==> trial 9 <==
Design as2650, start of the top module:
module as2650(
	input reset,
	output [12:0] adr,
	input [7:0] dbus_in,
	output [7:0] dbus_out,
	output oeb,
	output rw,
	output opreq,
	output wrp,
	output m_io,
	output d_c,
	input sense,
	output flag,
	input clk
);
	reg [7:0] r0;
	reg [7:0] r123[2:0];
	reg [7:0] r123_2[2:0];
	reg [14:0] pc;
	reg [7:0] psu;
	reg [7:0] psl;
	reg [7:0] ins_reg;
	reg [14:0] stack[7:0];
	reg [7:0] cycle;
	reg halted;
	reg [7:0] holding_reg;
	reg [7:0] addr_buff;
	reg [1:0] idx_ctrl;
	assign flag = psu[6];
	reg r_opreq;
	assign opreq = r_opreq;
	reg r_rw;
	assign rw = r_rw;
	reg [12:0] r_addr;
	assign adr = r_addr;
	reg r_m_io;
	assign m_io = r_m_io;
	reg r_d_c;
	assign d_c = r_d_c;
	reg r_wrp;
	assign wrp = r_wrp;
	reg [7:0] b_buf;
	assign oeb = r_rw ? 0 : 1;
	assign dbus_out = b_buf;
	wire [7:0] instr_reg = ins_reg[1:0] == 0 ? r0 : (psl[4] ? r123_2[ins_reg[1:0] - 1] : r123[ins_reg[1:0] - 1]);
	wire [7:0] instr_reg_p1 = instr_reg + 1;
	wire [7:0] instr_reg_m1 = instr_reg - 1;
	wire [14:0] branch_addr = pc + (dbus_in[6:0] >= 64 ? -(64 - (dbus_in[6:0] - 64)) : dbus_in[6:0]);
	wire carry = psl[0];
	wire overflow = psl[2];
	wire [7:0] rrr = psl[3] ? {carry, instr_reg[7:1]} : {instr_reg[0], instr_reg[7:1]};
	wire [7:0] rrl = psl[3] ? {instr_reg[6:0], carry} : {instr_reg[6:0], instr_reg[7]};
	wire [7:0] input1 = ins_reg[3:2] == 0 ? holding_reg : instr_reg;
	wire [7:0] input2 = ins_reg[3:2] == 0 ? instr_reg : holding_reg;
	wire [7:0] alu_next = alu_step(input1, input2);
	wire [16:0] mul_res = r0 * (psl[4] ? r123_2[0] : r123[0]);
	always @(posedge clk) begin
		if(reset) begin
			pc <= 0;
			r0 <= 0;
			r123[0] <= 0;
			r123[1] <= 0;
			r123[2] <= 0;
			r123_2[0] <= 0;
			r123_2[1] <= 0;
			r123_2[2] <= 0;
			psu <= 0;
			psl <= 0;
			cycle <= 0;
			r_opreq <= 0;
			r_rw <= 0;
			r_addr <= 0;
			r_m_io <= 1;
			r_d_c <= 0;
			r_wrp <= 0;
			halted <= 0;
			idx_ctrl <= 0;
			b_buf <= 0;
		end else if(!halted) begin
			psu[7] <= sense;
			cycle <= cycle + 1;
  ...
clock: 4.95 ns
lec_check: 0
cap_margin: 15
cell_pad_in_sites_detail_placement: 0
cell_pad_in_sites_global_placement: 1
core_aspect_ratio: 1.68
core_margin: 2
core_utilization: 50
cts_cluster_diameter: 240
hold_slack_margin: 0.17
setup_slack_margin: -0.03
slew_margin: 20
tns_end_percent: 5
run.sh (not shown) runs the stock make flow with config.mk's settings and CLKGATE_MAP_FILE=.
==> trial 11: changes against trial 9 <==
==> flow/config.mk (replaced) <==
export PLATFORM = sky130hd
export DESIGN_NAME = as2650
export DESIGN_NICKNAME = as2650
export VERILOG_FILES = /design/flow/design.v
export SDC_FILE = /design/flow/constraint.sdc
export NUM_CORES = 4
export LEC_CHECK = 0
export ABC_AREA = 1
export CAP_MARGIN = 15
export CELL_PAD_IN_SITES_DETAIL_PLACEMENT = 0
export CELL_PAD_IN_SITES_GLOBAL_PLACEMENT = 0
export CORE_ASPECT_RATIO = 0.89
export CORE_MARGIN = 2
export CORE_UTILIZATION = 72
export CTS_CLUSTER_DIAMETER = 240
export CTS_CLUSTER_SIZE = 14
export HOLD_SLACK_MARGIN = 0.17
export PLACE_DENSITY_LB_ADDON = 0.2
export SETUP_SLACK_MARGIN = -0.03
export SLEW_MARGIN = 40
==> flow/constraint.sdc (replaced) <==
create_clock -name core_clock -period 4.06 [get_ports {clk}]
set_input_delay 0.8120 -clock core_clock [delete_from_list [all_inputs] [get_ports {clk}]]
set_output_delay 0.8120 -clock core_clock [all_outputs]
set_load 0.01 [all_outputs]
==> trial 89: changes against trial 9 <==
==> flow/config.mk (replaced) <==
export PLATFORM = sky130hd
export DESIGN_NAME = as2650
export DESIGN_NICKNAME = as2650
export VERILOG_FILES = /design/flow/design.v
export SDC_FILE = /design/flow/constraint.sdc
export NUM_CORES = 4
export LEC_CHECK = 0
export ABC_AREA = 0
export CAP_MARGIN = 30
export CELL_PAD_IN_SITES_GLOBAL_PLACEMENT = 2
export CORE_MARGIN = 9
export CORE_UTILIZATION = 50
export CTS_CLUSTER_DIAMETER = 63
export CTS_CLUSTER_SIZE = 24
export GPL_TIMING_DRIVEN = 1
export HOLD_SLACK_MARGIN = 0.24
export MIN_ROUTING_LAYER = met1
export SLEW_MARGIN = 30
==> flow/constraint.sdc (replaced) <==
create_clock -name core_clock -period 8.0 [get_ports {clk}]
set_input_delay 1.6000 -clock core_clock [delete_from_list [all_inputs] [get_ports {clk}]]
set_output_delay 1.6000 -clock core_clock [all_outputs]
set_load 0.01 [all_outputs]
==> build 53: changes against trial 9 <==
--- a/flow/config.mk
+++ b/flow/config.mk
@@ -6,4 +6,5 @@
 export NUM_CORES = 4
 export LEC_CHECK = 0
+export ABC_AREA = 1
 export CAP_MARGIN = 15
 export CELL_PAD_IN_SITES_DETAIL_PLACEMENT = 0
@@ -11,7 +12,8 @@
 export CORE_ASPECT_RATIO = 1.68
 export CORE_MARGIN = 2
-export CORE_UTILIZATION = 50
+export CORE_UTILIZATION = 55
 export CTS_CLUSTER_DIAMETER = 240
 export HOLD_SLACK_MARGIN = 0.17
+export PLACE_DENSITY_LB_ADDON = 0.15
 export SETUP_SLACK_MARGIN = -0.03
 export SLEW_MARGIN = 20
==> qor summary <==
| quantity | trial 9 | trial 89 | build 53 | trial 11 |
|---|---|---|---|---|
| Number of detailed-routing iterations run before antenna repair | 17 | 12 | - | - |
| Hold Path Cell Cnt | 2 | 2 | - | - |
| End of the worst hold path | b_buf[6] | r_d_c | - | - |
| Post-route insts no fill | 4792 | 4286 | - | - |
| Final hold vios | 0 | 0 | - | - |
| Source of the worst hold timing path | b_buf[6] | r_d_c | - | - |
| Buffer share of cell area | 0.145 | 0.0435 | - | - |
| Setup slack of the worst register-to-register path | -560 ps | 1220 ps | - | - |
| Total negative slack | -4060 ps | 0 ps | - | - |
| Switching power | 8.27 mW | 4.69 mW | - | - |
| Sequential area share after synthesis | 0.267 | 0.267 | 0.260 | 0.260 |
| Final core occ | 0.627 | 0.556 | - | - |
| Req. time, crit path | 5440 ps | 8570 ps | - | - |
| Via density per instance | 7.59 | 7.61 | - | - |
| Number of filler instances in the final layout | 4942 | 5235 | - | - |
| Placed instance count | 4678 | 4224 | 5389 | 5406 |
| Maximum single-stage delay on the critical path | 1010 ps | 690 ps | - | - |
| Maximum achievable frequency | 182 MHz | 147 MHz | - | - |
| Count of routing violations after the opening detailed-route iteration | 6532 | 5926 | - | - |
| Layout buffer count excluding clock buffers | 655 | 171 | - | - |
| Arr. time, crit path | 5990 ps | 7350 ps | - | - |
| Outcome | failed layout checks | finished clean | did not finish | did not finish |
| Last stage reached | - | - | global routing | global routing |
| Violated checks | setup timing | - | - | - |
| Setup crit start | ins_reg[0] | ins_reg[1] | - | - |
| Transition time of the tightest slew-check pin | 1390 ps | 1190 ps | - | - |
| Part of the power in combinational logic | 0.641 | 0.580 | - | - |
| Proportion of cell area occupied by registers | 0.216 | 0.246 | - | - |
Power is estimated from default activity; no workload was simulated.
